[flow/config.mk]
export PLATFORM = sky130hd
export DESIGN_NAME = apb_ram
export DESIGN_NICKNAME = apb_ram
export VERILOG_FILES = /design/flow/design.v
export SDC_FILE = /design/flow/constraint.sdc
export NUM_CORES = 4
export LEC_CHECK = 0
export ABC_AREA = 0
export CAP_MARGIN = 20
export CELL_PAD_IN_SITES_DETAIL_PLACEMENT = 2
export CORE_MARGIN = 2
export CORE_UTILIZATION = 59
export CTS_CLUSTER_DIAMETER = 119
export CTS_CLUSTER_SIZE = 65
export GPL_ROUTABILITY_DRIVEN = 0
export MIN_ROUTING_LAYER = met1
export PLACE_DENSITY = 0.73
export SLEW_MARGIN = 15
[flow/constraint.sdc]
create_clock -name core_clock -period 1.92 [get_ports {pclk}]
set_input_delay 0.3840 -clock core_clock [delete_from_list [all_inputs] [get_ports {pclk}]]
set_output_delay 0.3840 -clock core_clock [all_outputs]
set_load 0.01 [all_outputs]
[flow/design.v]
module apb_ram (
  input presetn,
  input pclk,
  input psel,
  input penable,
  input pwrite,
  input [31:0] paddr, pwdata,
  output reg [31:0] prdata,
  output reg pready, pslverr
);
  reg [31:0] mem [32];
  typedef enum {idle = 0, setup = 1, access = 2, transfer = 3} state_type;
  state_type state;
  always@(posedge pclk)
    begin
      if(presetn == 1'b0)  
        begin
        state <= idle;
        prdata <= 32'h00000000;
        pready <= 1'b0;
        pslverr <= 1'b0;
        for(int i = 0; i < 32; i++) 
        begin
          mem[i] <= 0;
        end
       end 
      else 
        begin
      case(state)
      idle : 
      begin
        prdata <= 32'h00000000;
        pready <= 1'b0;
        pslverr <= 1'b0;
        state   <= setup;
      end
      setup:  
      begin
           if(psel == 1'b1)
             state <= access;
           else
             state <= setup;
      end
      access: 
      begin 
        if(pwrite && penable) 
          begin
            if(paddr < 32) 
            begin
            mem[paddr] <= pwdata;
            state <= transfer;
            pslverr <= 1'b0;
            pready  <= 1'b1;
            end
            else 
            begin
            state <= transfer;
            pready <= 1'b1;
            pslverr <= 1'b1;
            end
          end
        else if (!pwrite && penable)
            begin
            if(paddr < 32) 
            begin
            prdata <= mem[paddr];
            state <= transfer;
            pready <= 1'b1;
            pslverr <= 1'b0;
            end
            else 
            begin
            state <= transfer;
            pready <= 1'b1;
            pslverr <= 1'b1;
            prdata <= 32'h00000000;
            end
          end
        else
           state <= setup;
       end  
        transfer: begin
          state <= setup;
          pready <= 1'b0;
          pslverr <= 1'b0;
        end
      default : state <= idle;
      endcase      
    end
  end
endmodule
[flow/run.sh]
#!/bin/bash
# the make line also repeats each setting of config.mk as NAME=value (left out here)
make -C /OpenROAD-flow-scripts/flow DESIGN_CONFIG=/design/flow/config.mk WORK_HOME=/design/flow/orfs CLKGATE_MAP_FILE= finish
==> results.txt, run 1 <==
yosys + openroad results -> Post-Synthesis Mean Instance Area 13.13 sq um, most common library cells after synthesis nor2_1 (1,028), edfxtp_1 (1,024), mux2i_1 (384), horizontal die dimension 284.9 um, number of placed I/O pins 103, post-synthesis cell area 0.04656 sq mm, top cells, area edfxtp_1 (66%), nor2_1 (8.3%), mux2i_1 (8.3%), Yosys top cell by instances nor2_1, pre-placement core utilization 0.5922, status aborted with a tool error, post-synth area from yosys stat 0.04656 sq mm, area fraction in compound gates 0.04663, mux share 0.1135, number of synthesized flops with an enable pin 1,024, simple share 0.1247, biggest combinational cell group after synthesis simple AND/OR/NAND/NOR gates, portion of the post-synthesis area used by sequential elements 0.6768, cell type contributing the most total cell area after synthesis edfxtp_1, yosys xor share 0, area share of the largest cell type after synthesis 0.6605, # Cells Yosys ~3,500, Synth Warn # 1, FF+latch count, synth between 1,000 and 1,500, buffers added on ports approximately 100, error text reported by the tool [ERROR DPL-0033] detailed placement checks failed during check placement., Std-Cell Core Area around 0.08 sq mm, height of the die 284.9 um, floorplan net count roughly 3,600, unique cell type count in the Yosys netlist 47, number of instances in the synthesized netlist 3,545, Std-Cell Rows 103, share of async-settable or async-resettable flops after synthesis 0, share of synthesized cell area in full adder, half adder and majority cells 0, stage at which the flow ended detailed placement (3_5_place_dp), Dominant flop cell edfxtp_1, total die area 0.08117 sq mm
[per-stage QoR]
stage	std cells	TNS [ns]	instance area, sq um	power, mW
2_1_floorplan	3545	-395.10	47020	28.56
3_3_place_gp	4724	-1662.38	51740	30.44
==> inputs of run 2 (changes only) <==
ABC_AREA = 1   (was 0)
CAP_MARGIN = 30   (was 20)
CELL_PAD_IN_SITES_DETAIL_PLACEMENT = default   (was 2)
CORE_MARGIN = 8   (was 2)
CORE_UTILIZATION = 31   (was 59)
CTS_CLUSTER_DIAMETER = default   (was 119)
CTS_CLUSTER_SIZE = default   (was 65)
GPL_TIMING_DRIVEN = 0   (was default)
HOLD_SLACK_MARGIN = -0.04   (was default)
MAX_ROUTING_LAYER = met4   (was default)
MIN_ROUTING_LAYER = default   (was met1)
PLACE_DENSITY = default   (was 0.73)
SETUP_SLACK_MARGIN = 0.33   (was default)
SLEW_MARGIN = 30   (was 15)
TNS_END_PERCENT = 90   (was default)
clock period = 2.6 ns   (was 1.92 ns; I/O delays follow)
==> run 2 against run 1 <==
The run now finishes clean. Area after synthesis grew 12%. Synthesized cell count grew 71%. Die size grew 120%.
==> results.txt, run 2 <==
impl run done, here's what came out: cell internal power dissipation 28.23 mW, buffers added on ports 97 (-4.9%), share of async-settable or async-resettable flops after synthesis 0 (unchanged), fraction of power consumed by sequential logic 0.502, mux share 0 (-0.1135), Critical Path End Type flip-flop, Largest Pwr Group registers, source-to-sink clock delay at the later pin of the worst-skew pair between 0.7 and 0.8 ns, floorplan net count 6,131 (+70%), Slew HR 0.1050, total routing resource utilization after global routing 0.2376, slowest cell delay on critical path 0.63 ns, final tally of max-slew violations 0, data arrival time of the critical path 2.94 ns, RSZ-0062 raised after global routing true, worst hold slack 0.1905 ns, final std cell area, no fill 0.06071 sq mm, number of buffers added to fix hold violations after cts 0, Seq power between 15 and 20 mW, top cells, area edfxtp_1 (59%), nand2_1 (16%), nor2_1 (9.9%), Post-Synthesis Mean Instance Area 8.572 sq um (-35%), Critical R2R Launch state[1]$_DFF_P_, total number of vias 43,670, Synth Warn # 1 (unchanged), tally of max-capacitance violations 0, pin count of the biggest net entering global routing 33, cell type contributing the most total cell area after synthesis edfxtp_1, R2R Setup Slk 0.26 ns, slew of the pin with the lowest slew margin 1.342 ns, final setup violation count 0, worst min-delay path category primary input to flip-flop, post-synth area from yosys stat 0.05197 sq mm (+12%), Std-Cell Core Area 0.1668 sq mm (+110%), height of the die 425.4 um (+49%), Min Clock Period, post-route between 2 and 2.5 ns, First-pass DRT Iterations 9, area fraction in compound gates 0.01146 (-0.03517), Residual DRC 0, power density relative to cell area 636.8 mW/mm^2, number of gates on the worst path with buffers counted 12, P_leak 28.16 nW, sum of buffers and inverters on the critical path 3, combined flip-flop and latch cell area 0.03151 sq mm, area share of the largest cell type after synthesis 0.5917 (-0.06876), most common library cells after synthesis nand2_1 (2,187), nor2_1 (1,376), edfxtp_1 (1,024), clock-pin slew on the worst setup and hold paths 0.06 ns, Std-Cell Rows 150 (+46%), clock tree from TritonCTS built, number of placed I/O pins 103 (unchanged), number of clock sinks seen by CTS 1,062, fin nets 6,380, horizontal die dimension 425.4 um (+49%), clock-net power ~15 mW, count of nets left with antenna violations after detail routing 0, switching power approximately 10 mW, status timing/DRC/antenna clean, Fmax achieved 0.4191 GHz, Detailed Route Iter0 Violations just over 7,000, total clock buffers created by CTS 106, Yosys top cell by instances nand2_1, portion of the post-synthesis area used by sequential elements 0.6064 (-0.07046), Area Growth Syn to Fin 16.83%, detailed-route wire length per cell 25.81 um, cell family with most CP delay buffers and inverters, cell count of the worst reg-to-reg path 4, simple share 0.2826 (+0.1580), Inst Count DP 8,368, total die area 0.1810 sq mm (+120%), required time reported for the critical path endpoint 3.15 ns, switching share of power 0.2697, Clock Skews 0.05366 ns, first-pass GRT wire length 295,000 um, share of synthesized cell area in full adder, half adder and majority cells 0 (unchanged), post-synthesis cell area 0.05197 sq mm (+12%), number of hold violations in the final report 0, Post-DP HPWL 146,700 um, clock root cell clkbuf_16, sort of element at the start of the critical path primary input, endpoint of the worst hold path state[1]$_DFF_P_, vias in the first global route 38,969, FF+latch count, synth 1,062 (unchanged), routed via count divided by cell count 5.074, Worst Hold Path Cells 3, number of synthesized flops with an enable pin 1,024 (unchanged), logic gate share of total power 0.105, number of levels in the clock H-tree 3, Congestion Overflow GR 0, crit-path cells buf_4 -> buf_2 -> clkbuf_2 -> nand2_1 -> nand2_1 -> nand2_1 -> nand2_1 -> nand2_1 -> nand2_1 -> nor2_1 -> nand3_1 -> a21oi_1, post-layout instance count excluding filler cells 8,606, area after detailed placement 0.05639 sq mm, number of instances in the synthesized netlist 6,062 (+71%), Worst VDD drop 0.5229 mV, Dominant flop cell edfxtp_1, initial antenna violation count 3, Critical Path Source paddr[0], R2R Path End prdata[18]$_SDFFE_PN0P_, part of the power in the clock network 0.393, unique cell type count in the Yosys netlist 24 (-49%), post-layout period usage 0.9176, kind of critical path primary input to flip-flop, DRT Wirelength 222,100 um, worst hold start presetn, slowest cell on the critical path clkbuf_2, biggest combinational cell group after synthesis simple AND/OR/NAND/NOR gates, combinational gate area 0.01629 sq mm, end point of the critical path prdata[21]$_SDFFE_PN0P_, yosys xor share 0 (unchanged), filler cell count in the final layout 16,718, critical path peak fanout 10, # Cells Yosys 6,062 (+71%), Top cell by count, worst path nand2_1, pre-placement core utilization 0.3115 (-0.2808), Comb power 4.06 mW, CTS Buffer Depth 3, number of logged tool warnings 28
run 2: what timing repair did:
action / in CTS / in global routing
endpoints found under the setup margin: 1139 / 462
buffers inserted: 14 / 0
cloned: 10 / 15
pin swaps: 9 / 1
resized: 151 / 57
run 2: final cells by class:
| class | count | share of cell area |
|---|---|---|
| Sequential cell | 1062 | 0.5190 |
| Inverter | 778 | 0.04814 |
| Clock inverter | 58 | 0.006657 |
| Buffer | 390 | 0.04404 |
| Antenna cell | 3 | 0.0001237 |
| Clock buffer | 138 | 0.04798 |
| Multi-Input combinational cell | 3857 | 0.2684 |
| Tap cell | 2204 | 0.04542 |
| Timing Repair Buffer | 116 | 0.02020 |
run 2: metrics by stage:
stage | setup WS (ns) | utilization | power, mW | setup TNS [ns]
after floorplan | 0.3409 | - | 21.69 | 0
after global placement | -2.052 | 0.3371 | 23.37 | -1125.33
after detailed placement | -1.510 | 0.3380 | 23.43 | -1183.19
after CTS | 0.2290 | 0.3619 | 38.25 | 0
after global routing | 0.3027 | 0.3638 | 39.29 | 0
final | 0.2141 | 0.3639 | 38.66 | 0
run 2: routing by layer:
metal	wire, um	track usage
met5	0	-
met4	18260	0.1467
met3	31430	0.06028
met2	95650	0.3540
met1	76750	0.2893
==> inputs of run 3 (changes only) <==
CAP_MARGIN = 0   (was 30)
CORE_MARGIN = 2   (was 8)
CORE_UTILIZATION = 72   (was 31)
CTS_CLUSTER_DIAMETER = 396   (was default)
CTS_CLUSTER_SIZE = 16   (was default)
GPL_ROUTABILITY_DRIVEN = default   (was 0)
GPL_TIMING_DRIVEN = default   (was 0)
HOLD_SLACK_MARGIN = default   (was -0.04)
MAX_ROUTING_LAYER = default   (was met4)
SETUP_SLACK_MARGIN = -0.09   (was 0.33)
SLEW_MARGIN = 20   (was 30)
TNS_END_PERCENT = default   (was 90)
clock period = 1.31 ns   (was 2.6 ns; I/O delays follow)
==> run 3 against run 2 <==
Worst setup slack lost 1.0 ns. Non-clock buffer count grew 33. Highest routed layer is now met5. Largest power group unchanged. Now fails the layout checks on setup timing. Sequential power grew 98%. Area after synthesis is the same. Clock skew shrank 0.024 ns. Sequential cell count is the same. Sequential share of layout area shrank 1.1 points. Total power grew 80%.
==> results.txt, run 3 <==
impl run done, here's what came out: status finished with violations, layout check failures setup timing, number of hold violations in the final report 0 (unchanged), unique cell type count in the Yosys netlist 24 (unchanged), Comb power 8.39 mW (+110%), Largest Pwr Group registers, Congestion Overflow GR 0 (unchanged), routed via count divided by cell count 6.046 (+19%), Yosys top cell by instances nand2_1, detailed-route wire length per cell 24.53 um (-5.0%), # Cells Yosys 6,062 (unchanged), share of async-settable or async-resettable flops after synthesis 0 (unchanged), Clock Skews 0.02995 ns (-0.02371 ns), clock-pin slew on the worst setup and hold paths 0.07 ns (about the same), area after detailed placement 0.05671 sq mm (+0.56%), Top cell by count, worst path buf_4, fraction of power consumed by sequential logic 0.553 (+0.051), final std cell area, no fill 0.06202 sq mm (+2.2%), sort of element at the start of the critical path primary input, Residual DRC 0 (unchanged), Post-Synthesis Mean Instance Area 8.572 sq um (unchanged), Synth Warn # 1 (unchanged), crit-path cells clkdlybuf4s50_1 -> buf_4 -> buf_4 -> nor3_4 -> buf_12 -> buf_4 -> nand2_1 -> nand2_1 -> nor2_1 -> nand3_1 -> a21oi_1, P_leak 29.06 nW (+3.2%), area fraction in compound gates 0.01146 (unchanged), slew of the pin with the lowest slew margin 0.9031 ns (-0.4393 ns), tally of max-capacitance violations 0 (unchanged), top cells, area edfxtp_1 (59%), nand2_1 (16%), nor2_1 (9.9%), total die area 0.07434 sq mm (-59%), fin nets 6,393 (+0.20%), number of logged tool warnings 33 (+18%), number of clock sinks seen by CTS 1,062 (unchanged), count of nets left with antenna violations after detail routing 0 (unchanged), required time reported for the critical path endpoint 1.88 ns (-1.27 ns), worst setup slack after layout -0.7920 ns (-1.006 ns), Slew HR 0.3979 (+0.2929), share of synthesized cell area in full adder, half adder and majority cells 0 (unchanged), power density relative to cell area 1123 mW/mm^2 (+76%), total routing resource utilization after global routing 0.4561 (+0.2186), total clock buffers created by CTS 76 (-28%), switching share of power 0.2573 (-0.01241), Critical Path End Type flip-flop, filler cell count in the final layout 3,643 (-78%), horizontal die dimension 272.7 um (-36%), logic gate share of total power 0.120 (+0.015), number of gates on the worst path with buffers counted 11 (-1), worst hold start psel, post-synthesis cell area 0.05197 sq mm (unchanged), cell family with most CP delay buffers and inverters, RSZ-0062 raised after global routing true, mux share 0 (unchanged), Critical Path Source paddr[2], cell type contributing the most total cell area after synthesis edfxtp_1, height of the die 272.7 um (-36%), end point of the critical path prdata[5]$_SDFFE_PN0P_, part of the power in the clock network 0.327 (-0.066), final setup violation count 2,114 (+2,114), First-pass DRT Iterations 21 (+12), buffers added on ports 102 (+5.2%), Area Growth Syn to Fin 19.35%, portion of the post-synthesis area used by sequential elements 0.6064 (unchanged), Seq power 38.5 mW (+98%), data arrival time of the critical path 2.67 ns (-0.27 ns), slowest cell delay on critical path 0.54 ns (-0.09 ns), Worst Hold Path Cells 3 (unchanged), first-pass GRT wire length 246,600 um (-16%), Fmax achieved 0.4757 GHz, Std-Cell Core Area 0.07149 sq mm (-57%), R2R Setup Slk -0.68 ns (-0.94 ns), vias in the first global route 41,244 (+5.8%), kind of critical path primary input to flip-flop, number of instances in the synthesized netlist 6,062 (unchanged), number of levels in the clock H-tree 3 (unchanged), cell internal power dissipation 51.73 mW (+83%), Dominant flop cell edfxtp_1, slowest cell on the critical path clkdlybuf4s50_1, biggest combinational cell group after synthesis simple AND/OR/NAND/NOR gates, number of placed I/O pins 103 (unchanged), Final GP Congestion 1.024, overall power 69.64 mW (+80%), Std-Cell Rows 98 (-35%), CTS Buffer Depth 3 (unchanged), yosys xor share 0 (unchanged), source-to-sink clock delay at the later pin of the worst-skew pair 0.65 ns (-0.10 ns), number of synthesized flops with an enable pin 1,024 (unchanged), pin count of the biggest net entering global routing 49 (+48%), FF+latch count, synth 1,062 (unchanged), post-synth area from yosys stat 0.05197 sq mm (unchanged), critical path peak fanout 16 (+6), Critical R2R Launch state[1]$_DFF_P_, pre-placement core utilization 0.7269 (+0.4155), Detailed Route Iter0 Violations 7,131 (-1.7%), worst min-delay path category primary input to flip-flop, sum of buffers and inverters on the critical path 5 (+2), simple share 0.2826 (unchanged), R2R Path End mem[3][26]$_SDFFCE_PN0P_, post-layout period usage 1.605 (+0.6869), switching power 17.92 mW (+72%), most common library cells after synthesis nand2_1 (2,187), nor2_1 (1,376), edfxtp_1 (1,024), floorplan net count 6,131 (unchanged), clock-net power 22.8 mW (+50%), total number of vias 44,190 (+1.2%), Worst VDD drop 1.133 mV (+120%), Min Clock Period, post-route 2.102 ns, final tally of max-slew violations 0 (unchanged), DRT Wirelength 179,300 um (-19%), clock tree from TritonCTS built, Post-DP HPWL 100,800 um (-31%), cell count of the worst reg-to-reg path 10 (+6), area share of the largest cell type after synthesis 0.5917 (unchanged), initial antenna violation count 2 (-1), endpoint of the worst hold path state[1]$_DFF_P_, clock root cell clkbuf_16
-- run 3: metal layers --
metal  vias to the layer above  global-route usage  share of wire
met5                         -                   0        0.00051
met4                         4              0.3569           0.10
met3                      1172              0.1206           0.15
met2                      4022              0.7007           0.44
met1                     20047              0.5525           0.30
li1                      18945                   -              -
-- run 3: repair_timing --
action	CTS	global route
pin swaps	15	12
cloned	55	12
hold endpoints to repair	1	1
resized	173	169
buffers inserted	13	25
endpoints found under the setup margin	2114	2114
-- run 3: through the flow --
| step | std cells | TNS (ns) | util | hold WS, ns | worst slack [ns] |
|---|---|---|---|---|---|
| after floorplan | 6062 | -1082.03 | - | 0.3944 | -0.6827 |
| after global placement | 7091 | -2263.05 | 0.7933 | 0.4236 | -1.150 |
| after detailed placement | 7091 | -2290.75 | 0.7933 | 0.4334 | -1.167 |
| after CTS | 7269 | -950.43 | 0.8523 | -0.1419 | -0.5320 |
| after global routing | 7306 | -1149.04 | 0.8675 | 0.1926 | -0.7576 |
| final | 7309 | -1054.97 | 0.8676 | 0.1721 | -0.7920 |
-- run 3: final cells by class --
class	instances	area [sq um]	share of cell area
Sequential cell	1062	31510	0.5081
Multi-Input combinational cell	3867	17380	0.2802
Timing Repair Buffer	539	6895	0.1112
Inverter	778	2935	0.04733
Clock buffer	108	2086	0.03363
Tap cell	950	1189	0.01917
Clock inverter	2	20.02	0.0003228
Antenna cell	3	7.507	0.0001210
==> inputs of run 4 (changes only) <==
ABC_AREA = default   (was 1)
CAP_MARGIN = 20   (was 0)
CELL_PAD_IN_SITES_GLOBAL_PLACEMENT = 0   (was default)
CORE_UTILIZATION = 66   (was 72)
CTS_CLUSTER_DIAMETER = default   (was 396)
CTS_CLUSTER_SIZE = 93   (was 16)
GPL_TIMING_DRIVEN = 1   (was default)
HOLD_SLACK_MARGIN = -0.07   (was default)
PLACE_DENSITY = 0.35   (was default)
SETUP_SLACK_MARGIN = 0.05   (was -0.09)
SLEW_MARGIN = 40   (was 20)
==> run 4 against run 3 <==
The layout fails its checks (hold timing, setup timing). Sequential share of layout area down 0.52 points. Total power up 11%. Sequential cell count unchanged. Largest power group unchanged. Combinational power down 12%. Worst setup slack worse by 0.051 ns. Clock power up 39%. Clock skew up 0.0032 ns. Final area up 1.1%. Critical path type is now flip-flop to flip-flop.
==> results.txt, run 4 <==
impl run done, here's what came out: area share of the largest cell type after synthesis 0.6605 (+0.06876), first-pass GRT wire length 234,100 um (-5.1%), Worst Hold Path Cells 3 (unchanged), total number of vias 38,010 (-14%), FF+latch count, synth 1,062 (unchanged), filler cell count in the final layout 2,561 (-30%), height of the die 269.6 um (-1.1%), endpoint of the worst hold path state[3]$_DFF_P_, Top cell by count, worst path buf_12, DRT Wirelength 199,800 um (+11%), layout check failures hold timing, setup timing, Std-Cell Rows 97 (-1.0%), yosys xor share 0 (unchanged), final tally of max-slew violations 0 (unchanged), Clock Skews 0.03316 ns (+0.003205 ns), combined flip-flop and latch cell area 0.03154 sq mm (about the same), total die area 0.07268 sq mm (-2.2%), critical path peak fanout 8 (-8), number of hold violations in the final report 1 (+1), Seq power 38.4 mW (about the same), clock-net power 31.7 mW (+39%), R2R Setup Slk -0.84 ns (-0.16 ns), routed via count divided by cell count 7.494 (+24%), Slew HR 0.4954 (+0.09753), Inst Count DP 4,640 (-35%), worst hold start presetn, Congestion Overflow GR 0 (unchanged), part of the power in the clock network 0.409 (+0.082), kind of critical path flip-flop to flip-flop, slew of the pin with the lowest slew margin 0.7568 ns (-0.1463 ns), switching power 18.45 mW (+3.0%), sum of buffers and inverters on the critical path 4 (-1), post-synth area from yosys stat 0.04656 sq mm (-10%), cell count of the worst reg-to-reg path 8 (-2), fin nets 4,101 (-36%), Worst VDD drop 1.561 mV (+38%), total clock buffers created by CTS 104 (+37%), # Cells Yosys 3,545 (-42%), biggest combinational cell group after synthesis simple AND/OR/NAND/NOR gates, overall power 77.51 mW (+11%), power density relative to cell area 1236 mW/mm^2 (+10%), detailed-route wire length per cell 39.39 um (+61%), buffers added on ports 102 (unchanged), R2R Path End mem[3][26]$_SDFFCE_PN0P_, Post-DP HPWL 94,310 um (-6.4%), share of async-settable or async-resettable flops after synthesis 0 (unchanged), area after detailed placement 0.05175 sq mm (-8.7%), most common library cells after synthesis nor2_1 (1,028), edfxtp_1 (1,024), mux2i_1 (384), count of nets left with antenna violations after detail routing 0 (unchanged), worst hold slack -0.02291 ns (-0.1950 ns), horizontal die dimension 269.6 um (-1.1%), Yosys top cell by instances nor2_1, final std cell area, no fill 0.06272 sq mm (+1.1%), fraction of power consumed by sequential logic 0.496 (-0.057), clock-pin slew on the worst setup and hold paths 0.06 ns (about the same), cell family with most CP delay buffers and inverters, mux share 0.1135 (+0.1135), crit-path cells and3_4 -> and2_4 -> nand4b_1 -> buf_12 -> buf_12 -> o21ai_4 -> buf_8 -> clkbuf_16, initial antenna violation count 13 (+11), post-synthesis cell area 0.04656 sq mm (-10%), RSZ-0062 raised after global routing true, clock root cell clkbuf_16, Fmax achieved 0.4644 GHz (-2.4%), number of synthesized flops with an enable pin 1,024 (unchanged), worst min-delay path category primary input to flip-flop, Post-Synthesis Mean Instance Area 13.13 sq um (+53%), First-pass DRT Iterations 10 (-52%), share of synthesized cell area in full adder, half adder and majority cells 0 (unchanged), worst setup slack after layout -0.8433 ns (-0.05137 ns), unique cell type count in the Yosys netlist 47 (+96%), number of gates on the worst path with buffers counted 8 (-3), end point of the critical path mem[3][26]$_SDFFCE_PN0P_, required time reported for the critical path endpoint 1.72 ns (-0.16 ns), vias in the first global route 34,252 (-17%), number of logged tool warnings 32 (-3.0%), number of placed I/O pins 103 (unchanged), final setup violation count 2,114 (unchanged), sort of element at the start of the critical path flip-flop, CTS Buffer Depth 3 (unchanged), clock tree from TritonCTS built, portion of the post-synthesis area used by sequential elements 0.6768 (+0.07046), area fraction in compound gates 0.04663 (+0.03517), P_leak 22.27 nW (-23%), tally of max-capacitance violations 0 (unchanged), number of levels in the clock H-tree 3 (unchanged), logic gate share of total power 0.095 (-0.025), Critical Path Source state[1]$_DFF_P_, number of buffers added to fix hold violations after cts 0, Critical R2R Launch state[1]$_DFF_P_, Setup WS pre-CTS -1.454 ns (-0.2867 ns), slowest cell delay on critical path 0.33 ns (-0.21 ns), Util after Layout 0.8971 (+0.02953), post-layout instance count excluding filler cells 5,072 (-31%), Comb power 7.36 mW (-12%), Largest Pwr Group registers, post-layout period usage 1.644 (+0.03921), switching share of power 0.2380 (-0.01927), Detailed Route Iter0 Violations 8,064 (+13%), total routing resource utilization after global routing 0.4543 (-0.001824), cell internal power dissipation 59.06 mW (+14%), Synth Warn # 1 (unchanged), top cells, area edfxtp_1 (66%), nor2_1 (8.3%), mux2i_1 (8.3%), Min Clock Period, post-route 2.153 ns (+0.05137 ns), data arrival time of the critical path 2.56 ns (-0.11 ns), Area Growth Syn to Fin 34.71%, Final GP Congestion 0.8941 (-13%), slowest cell on the critical path dfxtp_2, simple share 0.1247 (-0.1580), number of clock sinks seen by CTS 1,062 (unchanged), number of instances in the synthesized netlist 3,545 (-42%), Std-Cell Core Area 0.06991 sq mm (-2.2%), Critical Path End Type flip-flop, Total Neg Setup Slack -1316.95 ns (-261.98 ns), cell type contributing the most total cell area after synthesis edfxtp_1, status finished with violations, floorplan net count 3,614 (-41%), pre-placement core utilization 0.6660 (-0.06097), Residual DRC 0 (unchanged), pin count of the biggest net entering global routing 71 (+45%), combinational gate area 0.01594 sq mm (-8.3%), Dominant flop cell edfxtp_1, source-to-sink clock delay at the later pin of the worst-skew pair 0.72 ns (+0.07 ns)
run 4: area by class of cell:
type / instances / area share
Tap cell: 940 / 0.01875
Timing Repair Buffer: 681 / 0.1676
Antenna cell: 12 / 0.0004788
Inverter: 3 / 0.0001796
Multi-Input combinational cell: 2180 / 0.2541
Sequential cell: 1062 / 0.5029
Clock buffer: 145 / 0.04607
Clock inverter: 49 / 0.009935
run 4: repair_timing:
| action | 4_1_cts | 5_1_grt |
|---|---|---|
| cloned | 42 | 90 |
| endpoints found under the setup margin | 2114 | 2114 |
| setup buffers | 46 | 64 |
| resized | 426 | 511 |
| pin swaps | 150 | 186 |
run 4: layer usage:
| layer | track usage | vias to the layer above | wire, um |
|---|---|---|---|
| met5 | 0 | - | 191 |
| met4 | 0.2879 | 12 | 21300 |
| met3 | 0.1289 | 1509 | 38910 |
| met2 | 0.6843 | 4612 | 82610 |
| met1 | 0.5875 | 17931 | 56790 |
| li1 | - | 13946 | - |
==> inputs of run 5 (changes only) <==
ABC_AREA = 1   (was default)
CELL_PAD_IN_SITES_DETAIL_PLACEMENT = 2   (was default)
CELL_PAD_IN_SITES_GLOBAL_PLACEMENT = default   (was 0)
CORE_ASPECT_RATIO = 0.63   (was default)
CORE_MARGIN = 5   (was 2)
CORE_UTILIZATION = 62   (was 66)
CTS_CLUSTER_DIAMETER = 114   (was default)
CTS_CLUSTER_SIZE = 36   (was 93)
GPL_TIMING_DRIVEN = default   (was 1)
HOLD_SLACK_MARGIN = -0.08   (was -0.07)
MAX_ROUTING_LAYER = met4   (was default)
PLACE_DENSITY = default   (was 0.35)
PLACE_DENSITY_LB_ADDON = 0.28   (was default)
SETUP_SLACK_MARGIN = 0.1   (was 0.05)
SLEW_MARGIN = 20   (was 40)
TNS_END_PERCENT = 80   (was default)
clock period = 3.78 ns   (was 1.31 ns; I/O delays follow)
==> run 5 against run 4 <==
The run now fails in detailed placement (3_5_place_dp). Die size is 24% higher. Area after synthesis is 12% higher. Synthesized cell count is 71% higher.
==> results.txt, run 5 <==
yosys + openroad results -> number of synthesized flops with an enable pin 1,024 (unchanged), yosys xor share 0 (unchanged), Std-Cell Rows 84 (-13%), unique cell type count in the Yosys netlist 24 (-49%), biggest combinational cell group after synthesis simple AND/OR/NAND/NOR gates, share of async-settable or async-resettable flops after synthesis 0 (unchanged), Synth Warn # 1 (unchanged), post-synthesis cell area 0.05197 sq mm (+12%), height of the die 239.8 um (-11%), post-synth area from yosys stat 0.05197 sq mm (+12%), portion of the post-synthesis area used by sequential elements 0.6064 (-0.07046), buffers added on ports 102 (unchanged), Final GP Congestion 1.000 (+12%), Yosys top cell by instances nand2_1, Std-Cell Core Area 0.08324 sq mm (+19%), pre-placement core utilization 0.6243 (-0.04168), most common library cells after synthesis nand2_1 (2,187), nor2_1 (1,376), edfxtp_1 (1,024), area fraction in compound gates 0.01146 (-0.03517), total die area 0.08986 sq mm (+24%), horizontal die dimension 374.8 um (+39%), Post-Synthesis Mean Instance Area 8.572 sq um (-35%), FF+latch count, synth 1,062 (unchanged), number of instances in the synthesized netlist 6,062 (+71%), simple share 0.2826 (+0.1580), Dominant flop cell edfxtp_1, error text reported by the tool Error: detail_place.tcl, 38 bad optional access, top cells, area edfxtp_1 (59%), nand2_1 (16%), nor2_1 (9.9%), status aborted with a tool error, cell type contributing the most total cell area after synthesis edfxtp_1, stage at which the flow ended detailed placement (3_5_place_dp), # Cells Yosys 6,062 (+71%), mux share 0 (-0.1135), share of synthesized cell area in full adder, half adder and majority cells 0 (unchanged), floorplan net count 6,131 (+70%), area share of the largest cell type after synthesis 0.5917 (-0.06876), number of placed I/O pins 103 (unchanged)
==> inputs of run 6 (changes only) <==
ABC_AREA = default   (was 1)
CELL_PAD_IN_SITES_DETAIL_PLACEMENT = default   (was 2)
CORE_ASPECT_RATIO = default   (was 0.63)
CORE_MARGIN = 2   (was 5)
CORE_UTILIZATION = 59   (was 62)
CTS_CLUSTER_DIAMETER = default   (was 114)
CTS_CLUSTER_SIZE = default   (was 36)
HOLD_SLACK_MARGIN = default   (was -0.08)
MAX_ROUTING_LAYER = default   (was met4)
PLACE_DENSITY_LB_ADDON = default   (was 0.28)
SETUP_SLACK_MARGIN = default   (was 0.1)
TNS_END_PERCENT = default   (was 80)
clock period = 1.75 ns   (was 3.78 ns; I/O delays follow)
==> run 6 against run 5 <==
The layout now fails its checks (setup timing). Synthesized cell count down 42%. Area after synthesis is 10% lower. Die size fell by 9.7%.
==> results.txt, run 6 <==
impl run done, here's what came out: top cells, area edfxtp_1 (66%), nor2_1 (8.3%), mux2i_1 (8.3%), share of async-settable or async-resettable flops after synthesis 0 (unchanged), detailed-route wire length per cell 32.19 um, area share of the largest cell type after synthesis 0.6605 (+0.06876), filler cell count in the final layout 5,032, total number of vias 33,336, required time reported for the critical path endpoint 2.14 ns, slowest cell delay on critical path 0.33 ns, buffers added on ports 102 (unchanged), final tally of max-slew violations 0, source-to-sink clock delay at the later pin of the worst-skew pair 0.70 ns, vias in the first global route ~33,000, part of the power in the clock network 0.408, switching power 13.00 mW, slowest cell on the critical path dfxtp_2, Congestion Overflow GR 0, post-synthesis cell area 0.04656 sq mm (-10%), number of hold violations in the final report 0, total clock buffers created by CTS between 100 and 150, Fmax achieved between 0.4 and 0.5 GHz, Total Neg Setup Slack -271.07 ns, P_leak 21.01 nW, Critical R2R Launch state[1]$_DFF_P_, Area Growth Syn to Fin 25.38%, Detailed Route Iter0 Violations approximately 5,000, first-pass GRT wire length roughly 230,000 um, Comb power 4.98 mW, horizontal die dimension 284.9 um (-24%), number of logged tool warnings 32, Post-DP HPWL 101,000 um, clock tree from TritonCTS built, R2R Path End mem[0][7]$_SDFFCE_PN0P_, overall power approximately 57 mW, Min Clock Period, post-route 2.076 ns, Seq power 28.7 mW, Slew HR 0.3281, Dominant flop cell edfxtp_1, kind of critical path flip-flop to flip-flop, sum of buffers and inverters on the critical path 4, number of placed I/O pins 103 (unchanged), total routing resource utilization after global routing 0.3961, clock-pin slew on the worst setup and hold paths roughly 0.060 ns, R2R Setup Slk -0.33 ns, count of nets left with antenna violations after detail routing 0, clock root cell clkbuf_16, status finished with violations, Synth Warn # 1 (unchanged), fin nets 4,031, height of the die 284.9 um (+19%), routed via count divided by cell count about 6.5, Critical Path End Type flip-flop, Std-Cell Rows 103 (+23%), total die area 0.08117 sq mm (-9.7%), Final GP Congestion 0.8945 (-11%), post-layout period usage 1.186, number of levels in the clock H-tree 3, First-pass DRT Iterations 6, RSZ-0062 raised after global routing true, number of instances in the synthesized netlist 3,545 (-42%), floorplan net count 3,614 (-41%), cell internal power dissipation 43.93 mW, DRT Wirelength 164,300 um, area after detailed placement 0.05241 sq mm, number of synthesized flops with an enable pin 1,024 (unchanged), # Cells Yosys 3,545 (-42%), cell count of the worst reg-to-reg path 8, layout check failures setup timing, Largest Pwr Group registers, Worst VDD drop 0.8022 mV, clock-net power 23.2 mW, Post-Synthesis Mean Instance Area 13.13 sq um (+53%), number of clock sinks seen by CTS 1,062, fraction of power consumed by sequential logic 0.505, cell family with most CP delay buffers and inverters, most common library cells after synthesis nor2_1 (1,028), edfxtp_1 (1,024), mux2i_1 (384), logic gate share of total power 0.087, simple share 0.1247 (-0.1580), number of gates on the worst path with buffers counted 8, Clock Skews 0.03364 ns, yosys xor share 0 (unchanged), slew of the pin with the lowest slew margin a little over 1 ns, critical path peak fanout 6, worst setup slack after layout -0.3256 ns, sort of element at the start of the critical path flip-flop, initial antenna violation count 4, tally of max-capacitance violations 0, switching share of power 0.2283, worst min-delay path category primary input to flip-flop, CTS Buffer Depth 3, combined flip-flop and latch cell area 0.03152 sq mm, data arrival time of the critical path 2.46 ns, mux share 0.1135 (+0.1135), pin count of the biggest net entering global routing 94, share of synthesized cell area in full adder, half adder and majority cells 0 (unchanged), Yosys top cell by instances nor2_1, cell type contributing the most total cell area after synthesis edfxtp_1, Critical Path Source state[1]$_DFF_P_, endpoint of the worst hold path state[3]$_DFF_P_, biggest combinational cell group after synthesis simple AND/OR/NAND/NOR gates, post-synth area from yosys stat 0.04656 sq mm (-10%), final setup violation count roughly 1,900, power density relative to cell area 975.4 mW/mm^2, worst hold start presetn, portion of the post-synthesis area used by sequential elements 0.6768 (+0.07046), combinational gate area between 0.01 and 0.015 sq mm, Std-Cell Core Area 0.07861 sq mm (-5.6%), Top cell by count, worst path buf_6, end point of the critical path mem[0][7]$_SDFFCE_PN0P_, final std cell area, no fill 0.05837 sq mm, crit-path cells and3_4 -> and2_4 -> nand4_1 -> buf_6 -> buf_6 -> o21ai_4 -> buf_12 -> clkbuf_16, unique cell type count in the Yosys netlist 47 (+96%), FF+latch count, synth 1,062 (unchanged), Residual DRC 0, pre-placement core utilization 0.5922 (-0.03208), area fraction in compound gates 0.04663 (+0.03517), Worst Hold Path Cells 3
run 6: through the flow:
step / setup WS, ns / hold slack, ns / util / std cells
after global routing: -0.3574 / 0.05500 / 0.7424 / 5103
after detailed placement: -0.9797 / 0.4444 / 0.6667 / 4790
after global placement: -0.9490 / 0.4382 / 0.6667 / 4790
final: -0.3256 / 0.05783 / 0.7425 / 5105
after floorplan: -0.5947 / 0.4497 / - / 3545
after CTS: -0.2236 / 0.04111 / 0.7324 / 5064
run 6: layout make-up:
class                      instances  area share
antenna                            2  0.00008574
clock buffer                     142     0.04952
clock inverter                    58     0.01095
inverter                           3   0.0001929
multi-input combinational       2180      0.2389
sequential                      1062      0.5401
tap                             1050     0.02251
timing repair buffer             608      0.1378
run 6: per-layer routing:
layer | vias to the layer above | track usage | wire length [um]
met3 | 483 | 0.07880 | 21510
met4 | 2 | 0.2031 | 9779
li1 | 13737 | - | -
met5 | - | 0 | 12
met2 | 2555 | 0.6193 | 75770
met1 | 16559 | 0.5339 | 57270
run 6: repair_timing:
| item | CTS | global route |
|---|---|---|
| resized | 209 | 54 |
| gates cloned | 28 | 19 |
| endpoints found under the setup margin | 1870 | 1985 |
| hold buffers | 0 | 0 |
| pin swaps | 39 | 17 |
| buffers inserted | 47 | 25 |
==> inputs of run 7 (changes only) <==
ABC_AREA = 1   (was default)
CORE_UTILIZATION = 72   (was 59)
CTS_CLUSTER_DIAMETER = 378   (was default)
PLACE_DENSITY_LB_ADDON = 0.2   (was default)
clock period = 1.9 ns   (was 1.75 ns; I/O delays follow)
==> run 7 against run 6 <==
Still fails the layout checks on setup timing. Clock-buffer cell count increased by 5. Sequential cell count stayed put. Routed wire length increased by 10%. Clock skew increased by 0.0064 ns. Clock power is 9.9% lower. Non-clock buffer count fell by 186. Die size shrank 8.4%. Sequential share of layout area shrank 2.8 points. Critical endpoint is now mem[21][22]$_SDFFCE_PN0P_. Largest cell class unchanged.
==> results.txt, run 7 <==
impl run done, here's what came out: # Cells Yosys 6,062 (+71%), area fraction in compound gates 0.01146 (-0.03517), layout check failures setup timing, portion of the post-synthesis area used by sequential elements 0.6064 (-0.07046), Seq power 26.6 mW (-7.3%), slew of the pin with the lowest slew margin 1.250 ns (+0.2422 ns), buffers added on ports 102 (unchanged), source-to-sink clock delay at the later pin of the worst-skew pair 0.72 ns (+0.02 ns), total die area 0.07434 sq mm (-8.4%), RSZ-0062 raised after global routing true, total clock buffers created by CTS 104 (-2.8%), Post-DP HPWL 92,840 um (-8.0%), Final GP Congestion 0.9784 (+9.4%), worst hold slack 0.2076 ns (+0.1497 ns), status finished with violations, final std cell area, no fill 0.06150 sq mm (+5.4%), post-synth area from yosys stat 0.05197 sq mm (+12%), number of logged tool warnings 30 (-6.3%), Post-Synthesis Mean Instance Area 8.572 sq um (-35%), total number of vias 44,948 (+35%), pin count of the biggest net entering global routing 59 (-37%), number of levels in the clock H-tree 3 (unchanged), cell count of the worst reg-to-reg path 9 (+1), slowest cell on the critical path dfxtp_2, tally of max-capacitance violations 0 (unchanged), Min Clock Period, post-route 2.151 ns (+0.07490 ns), R2R Setup Slk -0.25 ns (+0.08 ns), endpoint of the worst hold path state[3]$_DFF_P_, filler cell count in the final layout 3,397 (-32%), Worst Hold Path Cells 4 (+1), biggest combinational cell group after synthesis simple AND/OR/NAND/NOR gates, kind of critical path flip-flop to flip-flop, required time reported for the critical path endpoint 2.42 ns (+0.28 ns), cell internal power dissipation 39.64 mW (-9.8%), most common library cells after synthesis nand2_1 (2,187), nor2_1 (1,376), edfxtp_1 (1,024), unique cell type count in the Yosys netlist 24 (-49%), final tally of max-slew violations 0 (unchanged), sort of element at the start of the critical path flip-flop, end point of the critical path mem[21][22]$_SDFFCE_PN0P_, Congestion Overflow GR 0 (unchanged), power density relative to cell area 864.0 mW/mm^2 (-11%), pre-placement core utilization 0.7269 (+0.1347), Synth Warn # 1 (unchanged), area share of the largest cell type after synthesis 0.5917 (-0.06876), clock-pin slew on the worst setup and hold paths 0.08 ns (+0.02 ns), number of instances in the synthesized netlist 6,062 (+71%), detailed-route wire length per cell 24.90 um (-23%), Std-Cell Core Area 0.07149 sq mm (-9.1%), number of gates on the worst path with buffers counted 9 (+1), sum of buffers and inverters on the critical path 3 (-1), critical path peak fanout 8 (+2), CTS Buffer Depth 3 (unchanged), switching share of power 0.2539 (+0.02555), worst min-delay path category primary input to flip-flop, initial antenna violation count 2 (-2), Yosys top cell by instances nand2_1, height of the die 272.7 um (-4.3%), crit-path cells nand2_4 -> nor2_4 -> nand4_4 -> buf_12 -> nor2_8 -> buf_12 -> nand2_8 -> clkbuf_16 -> nor2_4, share of synthesized cell area in full adder, half adder and majority cells 0 (unchanged), Largest Pwr Group registers, fraction of power consumed by sequential logic 0.501 (-0.004), count of nets left with antenna violations after detail routing 0 (unchanged), Dominant flop cell edfxtp_1, post-synthesis cell area 0.05197 sq mm (+12%), first-pass GRT wire length 238,700 um (+4.7%), routed via count divided by cell count 6.179 (-5.4%), fin nets 6,305 (+56%), number of synthesized flops with an enable pin 1,024 (unchanged), worst hold start presetn, combinational gate area 0.01731 sq mm (+24%), worst setup slack after layout -0.2505 ns (+0.07510 ns), data arrival time of the critical path 2.67 ns (+0.21 ns), Std-Cell Rows 98 (-4.9%), Critical Path Source state[1]$_DFF_P_, switching power 13.49 mW (+3.8%), cell family with most CP delay simple AND/OR/NAND/NOR gates, Critical Path End Type flip-flop, R2R Path End mem[21][22]$_SDFFCE_PN0P_, P_leak 29.10 nW (+39%), top cells, area edfxtp_1 (59%), nand2_1 (16%), nor2_1 (9.9%), vias in the first global route 41,890 (+28%), cell type contributing the most total cell area after synthesis edfxtp_1, number of clock sinks seen by CTS 1,062 (unchanged), part of the power in the clock network 0.394 (-0.014), horizontal die dimension 272.7 um (-4.3%), Clock Skews 0.04008 ns (+0.006442 ns), slowest cell delay on critical path 0.35 ns (+0.02 ns), mux share 0 (-0.1135), Detailed Route Iter0 Violations 8,826 (+76%), combined flip-flop and latch cell area 0.03151 sq mm (about the same), Comb power 5.59 mW (+12%), Slew HR 0.1667 (-0.1614), First-pass DRT Iterations 9 (+3), Worst VDD drop 0.9268 mV (+16%), final setup violation count 351 (-82%), share of async-settable or async-resettable flops after synthesis 0 (unchanged), yosys xor share 0 (unchanged), Setup WS pre-CTS -0.7007 ns (+0.2789 ns), number of placed I/O pins 103 (unchanged), post-layout period usage 1.132 (-0.05421), FF+latch count, synth 1,062 (unchanged), Fmax achieved 0.4650 GHz (-3.5%), Area Growth Syn to Fin 18.34%, logic gate share of total power 0.105 (+0.018), Residual DRC 0 (unchanged), area after detailed placement 0.05585 sq mm (+6.6%), simple share 0.2826 (+0.1580), floorplan net count 6,131 (+70%), Critical R2R Launch state[1]$_DFF_P_, Total Neg Setup Slack -6.780 ns (+264.29 ns), clock root cell clkbuf_16, DRT Wirelength 181,100 um (+10%), total routing resource utilization after global routing 0.4353 (+0.03912), clock-net power 20.9 mW (-9.9%), clock tree from TritonCTS built, number of hold violations in the final report 0 (unchanged)
-- run 7: repair_timing --
| action | 4_1_cts | 5_1_grt |
|---|---|---|
| endpoints found under the setup margin | 1348 | 1220 |
| hold endpoints to repair | 1 | 0 |
| cloned | 20 | 38 |
| setup buffers | 0 | 3 |
| hold buffers | 1 | 0 |
| resized | 83 | 270 |
| pin swaps | 3 | 13 |
-- run 7: routing by layer --
layer / part of all wire / global-route usage / vias up
met5: 0.00018 / 0 / -
met4: 0.11 / 0.3670 / 2
met3: 0.17 / 0.1145 / 1452
met2: 0.43 / 0.6779 / 4460
met1: 0.29 / 0.5076 / 20233
li1: - / - / 18801
-- run 7: final cells by class --
| type | instances | share of cell area |
|---|---|---|
| inverters | 778 | 0.04773 |
| clock inverters | 45 | 0.006958 |
| flip-flops and latches | 1062 | 0.5124 |
| multi-input cells | 3868 | 0.2814 |
| repair buffers | 422 | 0.08472 |
| diodes | 2 | 0.00008138 |
| well taps | 950 | 0.01933 |
| clock buffers | 147 | 0.04730 |
-- run 7: per-stage QoR --
step | utilization | power, mW | cells
6_report | 0.8603 | 53.13 | 7274
5_1_grt | 0.8602 | 53.94 | 7272
4_1_cts | 0.8360 | 51.97 | 7231
3_5_place_dp | 0.7813 | 31.85 | 7018
3_3_place_gp | 0.7813 | 31.68 | 7018
2_1_floorplan | - | 29.68 | 6062
==> inputs of run 8 (changes only) <==
ABC_AREA = default   (was 1)
CELL_PAD_IN_SITES_DETAIL_PLACEMENT = 2   (was default)
CELL_PAD_IN_SITES_GLOBAL_PLACEMENT = 0   (was default)
CORE_UTILIZATION = 26   (was 72)
CTS_CLUSTER_DIAMETER = 134   (was 378)
CTS_CLUSTER_SIZE = 69   (was default)
GPL_ROUTABILITY_DRIVEN = 0   (was default)
GPL_TIMING_DRIVEN = 1   (was default)
HOLD_SLACK_MARGIN = 0.11   (was default)
MAX_ROUTING_LAYER = met4   (was default)
MIN_ROUTING_LAYER = met2   (was default)
PLACE_DENSITY_LB_ADDON = default   (was 0.2)
SLEW_MARGIN = 0   (was 20)
TNS_END_PERCENT = 75   (was default)
clock period = 1.63 ns   (was 1.9 ns; I/O delays follow)
==> run 8 against run 7 <==
Die size up 150%. The flow now stops in global routing (5_1_grt). Area after synthesis down 10%. Synthesized cell count down 42%.
==> results.txt, run 8 <==
yosys + openroad results -> Post-DP HPWL 134,900 um (+45%), post-synth area from yosys stat 0.04656 sq mm (-10%), number of synthesized flops with an enable pin 1,024 (unchanged), mux share 0.1135 (+0.1135), stage at which the flow ended global routing (5_1_grt), horizontal die dimension 427.2 um (+57%), most common library cells after synthesis nor2_1 (1,028), edfxtp_1 (1,024), mux2i_1 (384), area share of the largest cell type after synthesis 0.6605 (+0.06876), FF+latch count, synth 1,062 (unchanged), area fraction in compound gates 0.04663 (+0.03517), unique cell type count in the Yosys netlist 47 (+96%), area after detailed placement 0.05379 sq mm (-3.7%), number of placed I/O pins 103 (unchanged), CTS Buffer Depth 3 (unchanged), Post-Synthesis Mean Instance Area 13.13 sq um (+53%), top cells, area edfxtp_1 (66%), nor2_1 (8.3%), mux2i_1 (8.3%), Setup WS pre-CTS -1.274 ns (-0.5731 ns), cell type contributing the most total cell area after synthesis edfxtp_1, share of synthesized cell area in full adder, half adder and majority cells 0 (unchanged), buffers added on ports 102 (unchanged), Synth Warn # 1 (unchanged), portion of the post-synthesis area used by sequential elements 0.6768 (+0.07046), status aborted with a tool error, total die area 0.1825 sq mm (+150%), number of levels in the clock H-tree 1 (-2), simple share 0.1247 (-0.1580), floorplan net count 3,614 (-41%), error text reported by the tool [ERROR DRT-9419] Inst _4918_ not found in insts_set_, yosys xor share 0 (unchanged), biggest combinational cell group after synthesis simple AND/OR/NAND/NOR gates, number of clock sinks seen by CTS 1,062 (unchanged), pre-placement core utilization 0.2612 (-0.4657), post-synthesis cell area 0.04656 sq mm (-10%), number of instances in the synthesized netlist 3,545 (-42%), clock root cell clkbuf_16, Std-Cell Core Area 0.1782 sq mm (+150%), Yosys top cell by instances nor2_1, total clock buffers created by CTS 26 (-75%), # Cells Yosys 3,545 (-42%), Std-Cell Rows 155 (+58%), Dominant flop cell edfxtp_1, Inst Count DP 6,076 (-13%), share of async-settable or async-resettable flops after synthesis 0 (unchanged), height of the die 427.2 um (+57%)
[run 8: stage by stage]
stage | hold WS (ns) | util
2_1_floorplan | 0.4257 | -
4_1_cts | 0.1831 | 0.3169
3_3_place_gp | 0.4445 | 0.3017
3_5_place_dp | 0.4480 | 0.3018
[run 8: repair_timing]
item	4_1_cts
pin swaps	27
hold endpoints to repair	1
gates resized	287
endpoints found under the setup margin	2114
cloned	20
hold buffers	1
buffers inserted	33
==> inputs of run 9 (changes only) <==
CAP_MARGIN = 0   (was 20)
CELL_PAD_IN_SITES_DETAIL_PLACEMENT = default   (was 2)
CELL_PAD_IN_SITES_GLOBAL_PLACEMENT = default   (was 0)
CORE_ASPECT_RATIO = 0.84   (was default)
CORE_UTILIZATION = 56   (was 26)
CTS_CLUSTER_DIAMETER = default   (was 134)
CTS_CLUSTER_SIZE = default   (was 69)
GPL_ROUTABILITY_DRIVEN = default   (was 0)
GPL_TIMING_DRIVEN = default   (was 1)
HOLD_SLACK_MARGIN = default   (was 0.11)
MAX_ROUTING_LAYER = default   (was met4)
MIN_ROUTING_LAYER = default   (was met2)
PLACE_DENSITY_LB_ADDON = 0.26   (was default)
SLEW_MARGIN = 20   (was 0)
TNS_END_PERCENT = default   (was 75)
clock period = 2.74 ns   (was 1.63 ns; I/O delays follow)
==> run 9 against run 8 <==
Now clean on timing, DRC and antenna. Synthesized cell count stayed put. Die size is 53% lower. Area after synthesis stayed put.
==> results.txt, run 9 <==
impl run done, here's what came out: floorplan net count 3,614 (unchanged), total routing resource utilization after global routing 0.3567, buffers added on ports 102 (unchanged), Top cell by count, worst path buf_4, number of logged tool warnings 28, Worst VDD drop 0.6844 mV, sort of element at the start of the critical path primary input, number of synthesized flops with an enable pin 1,024 (unchanged), number of hold violations in the final report 0, routed via count divided by cell count 6.632, Dominant flop cell edfxtp_1, Comb power between 2 and 3 mW, horizontal die dimension 318.6 um (-25%), power density relative to cell area 651.5 mW/mm^2, Detailed Route Iter0 Violations 5,492, Seq power 18.4 mW, worst min-delay path category primary input to flip-flop, cell count of the worst reg-to-reg path 7, Yosys top cell by instances nor2_1, total number of vias 32,245, cell family with most CP delay buffers and inverters, first-pass GRT wire length roughly 220,000 um, slew of the pin with the lowest slew margin 0.9733 ns, Inst Count DP 4,662 (-23%), Clock Skews 0.03367 ns, status timing/DRC/antenna clean, DRT Wirelength 152,000 um, number of placed I/O pins 103 (unchanged), clock root cell clkbuf_16, final std cell area, no fill about 0.054 sq mm, endpoint of the worst hold path state[3]$_DFF_P_, initial antenna violation count 4, Residual DRC 0, slowest cell on the critical path buf_4, most common library cells after synthesis nor2_1 (1,028), edfxtp_1 (1,024), mux2i_1 (384), portion of the post-synthesis area used by sequential elements 0.6768 (unchanged), Post-DP HPWL 93,210 um (-31%), Congestion Overflow GR 0, Slew HR 0.3511, crit-path cells clkdlybuf4s50_1 -> and3_1 -> and2_1 -> nand4b_1 -> buf_12 -> buf_4 -> buf_4 -> nor2_1, Final GP Congestion 0.8676, yosys xor share 0 (unchanged), Worst Hold Path Cells 3, Synth Warn # 1 (unchanged), unique cell type count in the Yosys netlist 47 (unchanged), biggest combinational cell group after synthesis simple AND/OR/NAND/NOR gates, Critical R2R Launch state[1]$_DFF_P_, total die area 0.08547 sq mm (-53%), fraction of power consumed by sequential logic 0.517, count of nets left with antenna violations after detail routing 0, cell resize tally after clock tree synthesis 0 (-100%), tally of max-capacitance violations 0, number of gates on the worst path with buffers counted 8, vias in the first global route ~32,000, pin count of the biggest net entering global routing 87, share of async-settable or async-resettable flops after synthesis 0 (unchanged), cell internal power dissipation 27.45 mW, share of synthesized cell area in full adder, half adder and majority cells 0 (unchanged), worst hold start presetn, P_leak 18.86 nW, total clock buffers created by CTS 105 (+300%), data arrival time of the critical path around 2.9 ns, Largest Pwr Group registers, sum of buffers and inverters on the critical path 4, RSZ-0062 raised after global routing false, post-layout period usage 0.9044, area share of the largest cell type after synthesis 0.6605 (unchanged), postcts setup bufs 0 (-100%), post-synthesis cell area 0.04656 sq mm (unchanged), logic gate share of total power 0.075, part of the power in the clock network 0.407, CTS Buffer Depth 3 (unchanged), area fraction in compound gates 0.04663 (unchanged), Critical Path Source penable, height of the die 268.3 um (-37%), FF+latch count, synth 1,062 (unchanged), post-synth area from yosys stat 0.04656 sq mm (unchanged), Post-Synthesis Mean Instance Area 13.13 sq um (unchanged), number of levels in the clock H-tree 3 (+2), switching share of power 0.2261, Area Growth Syn to Fin 16.95%, area after detailed placement 0.05099 sq mm (-5.2%), overall power 35.47 mW, kind of critical path primary input to flip-flop, source-to-sink clock delay at the later pin of the worst-skew pair 0.71 ns, Total Neg Setup Slack 0 ns, Std-Cell Core Area 0.08204 sq mm (-54%), required time reported for the critical path endpoint 3.15 ns, clock-pin slew on the worst setup and hold paths 0.06 ns, number of clock sinks seen by CTS 1,062 (unchanged), Std-Cell Rows 96 (-38%), switching power 8.018 mW, number of instances in the synthesized netlist 3,545 (unchanged), fin nets 3,760, mux share 0.1135 (unchanged), clock-net power 14.5 mW, R2R Path End mem[23][17]$_SDFFCE_PN0P_, filler cell count in the final layout about 5,700, simple share 0.1247 (unchanged), Min Clock Period, post-route 2.478 ns, First-pass DRT Iterations 6, pre-placement core utilization 0.5675 (+0.3063), detailed-route wire length per cell roughly 31 um, final setup violation count 0, clock tree from TritonCTS built, # Cells Yosys 3,545 (unchanged), post-layout instance count excluding filler cells a little under 5,000, final tally of max-slew violations 0, number of buffers added to fix hold violations after cts 0 (-1), R2R Setup Slk 0.29 ns, slowest cell delay on critical path roughly 0.5 ns, critical path peak fanout 31, Fmax achieved 0.4035 GHz, top cells, area edfxtp_1 (66%), nor2_1 (8.3%), mux2i_1 (8.3%), end point of the critical path mem[23][17]$_SDFFCE_PN0P_, Critical Path End Type flip-flop, cell type contributing the most total cell area after synthesis edfxtp_1
[run 9: metrics by stage]
stage,utilization,hold slack [ns],setup WS (ns)
5_1_grt,0.6637,0.2658,0.2519
3_5_place_dp,0.6216,0.4517,-0.3679
6_report,0.6637,0.2673,0.2620
4_1_cts,0.6636,0.2344,0.2927
3_3_place_gp,0.6216,0.4610,-0.2997
2_1_floorplan,-,0.4661,-0.6029
[run 9: per-layer routing]
layer	routed length, um	up-vias	track usage
met5	42	-	0
met4	8185	6	0.1705
met3	23280	496	0.08976
met2	67290	2775	0.5431
met1	53210	15773	0.4862
li1	-	13195	-
[run 9: layout make-up]
type	count	area, sq um	share of cell area
clock buffers	152	3004	0.05518
repair buffers	339	4389	0.08061
flip-flops and latches	1062	31510	0.5787
multi-input cells	2180	13730	0.2523
inverters	3	11.26	0.0002068
clock inverters	47	446.7	0.008204
well taps	1078	1349	0.02477
diodes	1	2.502	0.00004596
==> inputs of run 10 (changes only) <==
CAP_MARGIN = 20   (was 0)
CORE_ASPECT_RATIO = default   (was 0.84)
CORE_UTILIZATION = 61   (was 56)
PLACE_DENSITY_LB_ADDON = default   (was 0.26)
clock period = 1.74 ns   (was 2.74 ns; I/O delays follow)
==> run 10 against run 9 <==
Clock-buffer cell count down 20. Critical path depth up 2. Global-route usage up 5.0 points. Final area up 9.3%. Largest cell class unchanged. Total power up 60%. The layout now fails its checks (setup timing). Cell count up 3.3%. First-iteration DRC count up 2.7%. Worst hold slack worse by 0.20 ns. Clock skew down 0.011 ns. Critical path type is now flip-flop to flip-flop. Sequential cell count unchanged. Highest routed layer unchanged. Die size down 8.1%. Sequential power up 57%.
==> results.txt, run 10 <==
impl run done, here's what came out: floorplan net count 3,614 (unchanged), Inst Count DP 4,708 (+0.99%), R2R Setup Slk -0.38 ns (-0.67 ns), number of clock sinks seen by CTS 1,062 (unchanged), Total Neg Setup Slack -456.26 ns (-456.26 ns), critical path peak fanout 15 (-52%), cell type contributing the most total cell area after synthesis edfxtp_1, number of levels in the clock H-tree 3 (unchanged), # Cells Yosys 3,545 (unchanged), first-pass GRT wire length 225,200 um (+3.6%), end point of the critical path mem[16][15]$_SDFFCE_PN0P_, fin nets 4,021 (+6.9%), routed via count divided by cell count 6.783 (+2.3%), Setup WS pre-CTS -1.150 ns (-0.7817 ns), Worst Hold Path Cells 3 (unchanged), post-synth area from yosys stat 0.04656 sq mm (unchanged), number of instances in the synthesized netlist 3,545 (unchanged), post-layout period usage 1.220 (+0.3154), final setup violation count 2,034 (+2,034), required time reported for the critical path endpoint 2.12 ns (-1.03 ns), pre-placement core utilization 0.6150 (+0.04755), unique cell type count in the Yosys netlist 47 (unchanged), share of synthesized cell area in full adder, half adder and majority cells 0 (unchanged), Worst VDD drop 1.401 mV (+100%), Clock Skews 0.02287 ns (-0.01080 ns), RSZ-0062 raised after global routing true, logic gate share of total power 0.087 (+0.012), worst hold slack 0.06701 ns (-0.2003 ns), tally of max-capacitance violations 0 (unchanged), area fraction in compound gates 0.04663 (unchanged), Post-DP HPWL 99,270 um (+6.5%), count of nets left with antenna violations after detail routing 0 (unchanged), Critical Path End Type flip-flop, total clock buffers created by CTS 106 (+0.95%), Std-Cell Core Area 0.07570 sq mm (-7.7%), slowest cell on the critical path dfxtp_2, clock tree from TritonCTS built, number of buffers added to fix hold violations after cts 0 (unchanged), fraction of power consumed by sequential logic 0.509 (-0.008), worst min-delay path category primary input to flip-flop, Final GP Congestion 0.8953 (+3.2%), data arrival time of the critical path 2.50 ns (-0.38 ns), vias in the first global route 32,625 (+2.9%), clock-net power 23.0 mW (+59%), DRT Wirelength 168,900 um (+11%), endpoint of the worst hold path state[3]$_DFF_P_, clock root cell clkbuf_16, initial antenna violation count 4 (unchanged), share of async-settable or async-resettable flops after synthesis 0 (unchanged), source-to-sink clock delay at the later pin of the worst-skew pair 0.69 ns (-0.02 ns), R2R Path End mem[16][15]$_SDFFCE_PN0P_, Critical Path Source state[1]$_DFF_P_, slew of the pin with the lowest slew margin 1.010 ns (+0.03692 ns), number of gates on the worst path with buffers counted 10 (+2), kind of critical path flip-flop to flip-flop, portion of the post-synthesis area used by sequential elements 0.6768 (unchanged), mux share 0.1135 (unchanged), Post-Synthesis Mean Instance Area 13.13 sq um (unchanged), layout check failures setup timing, number of placed I/O pins 103 (unchanged), Critical R2R Launch state[1]$_DFF_P_, Largest Pwr Group registers, part of the power in the clock network 0.404 (-0.003), sort of element at the start of the critical path flip-flop, Yosys top cell by instances nor2_1, Area Growth Syn to Fin 27.82%, number of synthesized flops with an enable pin 1,024 (unchanged), worst setup slack after layout -0.3824 ns (-0.6444 ns), CTS Buffer Depth 3 (unchanged), Congestion Overflow GR 0 (unchanged), switching share of power 0.2306 (+0.004545), most common library cells after synthesis nor2_1 (1,028), edfxtp_1 (1,024), mux2i_1 (384), Dominant flop cell edfxtp_1, Seq power 28.9 mW (+57%), P_leak 21.18 nW (+12%), biggest combinational cell group after synthesis simple AND/OR/NAND/NOR gates, post-layout instance count excluding filler cells 5,024 (+3.3%), detailed-route wire length per cell 33.61 um (+7.5%), slowest cell delay on critical path 0.34 ns (-0.15 ns), Fmax achieved around 0.47 GHz, height of the die 280.3 um (+4.5%), number of logged tool warnings 32 (+14%), FF+latch count, synth 1,062 (unchanged), simple share 0.1247 (unchanged), cell family with most CP delay buffers and inverters, area share of the largest cell type after synthesis 0.6605 (unchanged), final tally of max-slew violations 0 (unchanged), Std-Cell Rows 101 (+5.2%), power density relative to cell area 954.8 mW/mm^2 (+47%), total die area 0.07855 sq mm (-8.1%), Slew HR 0.3265 (-0.02461), post-synthesis cell area 0.04656 sq mm (unchanged), Comb power 4.97 mW (+86%), First-pass DRT Iterations 8 (+2), number of hold violations in the final report 0 (unchanged), cell count of the worst reg-to-reg path 10 (+3), clock-pin slew on the worst setup and hold paths 0.06 ns (about the same), Detailed Route Iter0 Violations 5,643 (+2.7%), total number of vias 34,080 (+5.7%), top cells, area edfxtp_1 (66%), nor2_1 (8.3%), mux2i_1 (8.3%), Min Clock Period, post-route 2.122 ns, Residual DRC 0 (unchanged), worst hold start presetn, yosys xor share 0 (unchanged), buffers added on ports 102 (unchanged), pin count of the biggest net entering global routing 65 (-25%), total routing resource utilization after global routing 0.4069 (+0.05028), Synth Warn # 1 (unchanged), sum of buffers and inverters on the critical path 6 (+2), horizontal die dimension 280.3 um (-12%), switching power 13.10 mW (+63%), cell internal power dissipation 43.72 mW (+59%), status finished with violations, crit-path cells and3_4 -> and2_4 -> buf_6 -> nand4_1 -> buf_6 -> buf_12 -> buf_16 -> o21ai_4 -> buf_12 -> buf_16
==> run 10: metrics by stage <==
stage                       util  power, mW  cell area, sq um
after floorplan                -      31.52             47020
after global placement    0.6915      33.72             52350
final                     0.7861      56.82             59510
after detailed placement  0.6915      33.81             52350
after global routing      0.7860      57.75             59500
after CTS                 0.7567      56.26             57280
==> run 10: layout make-up <==
class	count	area, sq um
multi-input cells	2180	14710
diodes	3	7.507
repair buffers	599	8578
inverters	3	11.26
fillers	4374	16190
clock inverters	67	634.4
flip-flops and latches	1062	31520
well taps	978	1224
clock buffers	132	2813
==> run 10: routing by layer <==
metal  GRT usage  up-vias  routed length (um)
met5           0        -                  44
met4      0.1927        6               10930
met3     0.07786      613               23880
met2      0.6368     2874               76440
met1      0.5557    16836               57580
li1            -    13751                   -
==> run 10: repair_timing <==
item | in CTS | in global routing
gates resized | 201 | 293
pin swaps | 30 | 108
gates cloned | 22 | 43
setup buffers | 39 | 25
endpoints found under the setup margin | 2092 | 2042
==> inputs of run 11 (changes only) <==
CORE_UTILIZATION = 72   (was 61)
CTS_CLUSTER_SIZE = 22   (was default)
PLACE_DENSITY = 0.66   (was default)
SETUP_SLACK_MARGIN = 0.47   (was default)
clock period = 1.81 ns   (was 1.74 ns; I/O delays follow)
==> run 11 against run 10 <==
The run now fails in global routing (5_1_grt). Synthesized cell count unchanged. Area after synthesis unchanged. Die size down 15%.
==> results.txt, run 11 <==
yosys + openroad results -> stage at which the flow ended global routing (5_1_grt), area after detailed placement 0.05216 sq mm (-0.36%), number of synthesized flops with an enable pin 1,024 (unchanged), area share of the largest cell type after synthesis 0.6605 (unchanged), Final GP Congestion 0.9362 (+4.6%), biggest combinational cell group after synthesis simple AND/OR/NAND/NOR gates, simple share 0.1247 (unchanged), Std-Cell Rows 93 (-7.9%), horizontal die dimension 258.3 um (-7.8%), status aborted with a tool error, portion of the post-synthesis area used by sequential elements 0.6768 (unchanged), Post-Synthesis Mean Instance Area 13.13 sq um (unchanged), Setup WS pre-CTS -0.9600 ns (+0.1896 ns), CTS Buffer Depth 3 (unchanged), number of buffers added to fix hold violations after cts 0 (unchanged), buffers added on ports 102 (unchanged), unique cell type count in the Yosys netlist 47 (unchanged), Inst Count DP 4,577 (-2.8%), total die area 0.06671 sq mm (-15%), mux share 0.1135 (unchanged), post-synth area from yosys stat 0.04656 sq mm (unchanged), Synth Warn # 1 (unchanged), share of synthesized cell area in full adder, half adder and majority cells 0 (unchanged), cell type contributing the most total cell area after synthesis edfxtp_1, FF+latch count, synth 1,062 (unchanged), yosys xor share 0 (unchanged), number of placed I/O pins 103 (unchanged), height of the die 258.3 um (-7.8%), floorplan net count 3,614 (unchanged), clock root cell clkbuf_16, Dominant flop cell edfxtp_1, number of levels in the clock H-tree 3 (unchanged), # Cells Yosys 3,545 (unchanged), Yosys top cell by instances nor2_1, Std-Cell Core Area 0.06423 sq mm (-15%), post-synthesis cell area 0.04656 sq mm (unchanged), number of instances in the synthesized netlist 3,545 (unchanged), pre-placement core utilization 0.7248 (+0.1098), most common library cells after synthesis nor2_1 (1,028), edfxtp_1 (1,024), mux2i_1 (384), total clock buffers created by CTS 103 (-2.8%), share of async-settable or async-resettable flops after synthesis 0 (unchanged), number of clock sinks seen by CTS 1,062 (unchanged), top cells, area edfxtp_1 (66%), nor2_1 (8.3%), mux2i_1 (8.3%), Post-DP HPWL 100,400 um (+1.2%), area fraction in compound gates 0.04663 (unchanged)
## run 11: repair_timing
| item | in CTS |
|---|---|
| setup endpoints to repair | 2114 |
| pin swaps | 111 |
| gates cloned | 39 |
| resized | 394 |
| buffers inserted | 57 |
## run 11: metrics by stage
step / TNS, ns / utilization
floorplan: -485.21 / -
global placement: -1707.82 / 0.8120
detailed placement: -1593.87 / 0.8120
CTS: -123.84 / 0.9078
Power is estimated from default activity; no workload was simulated.
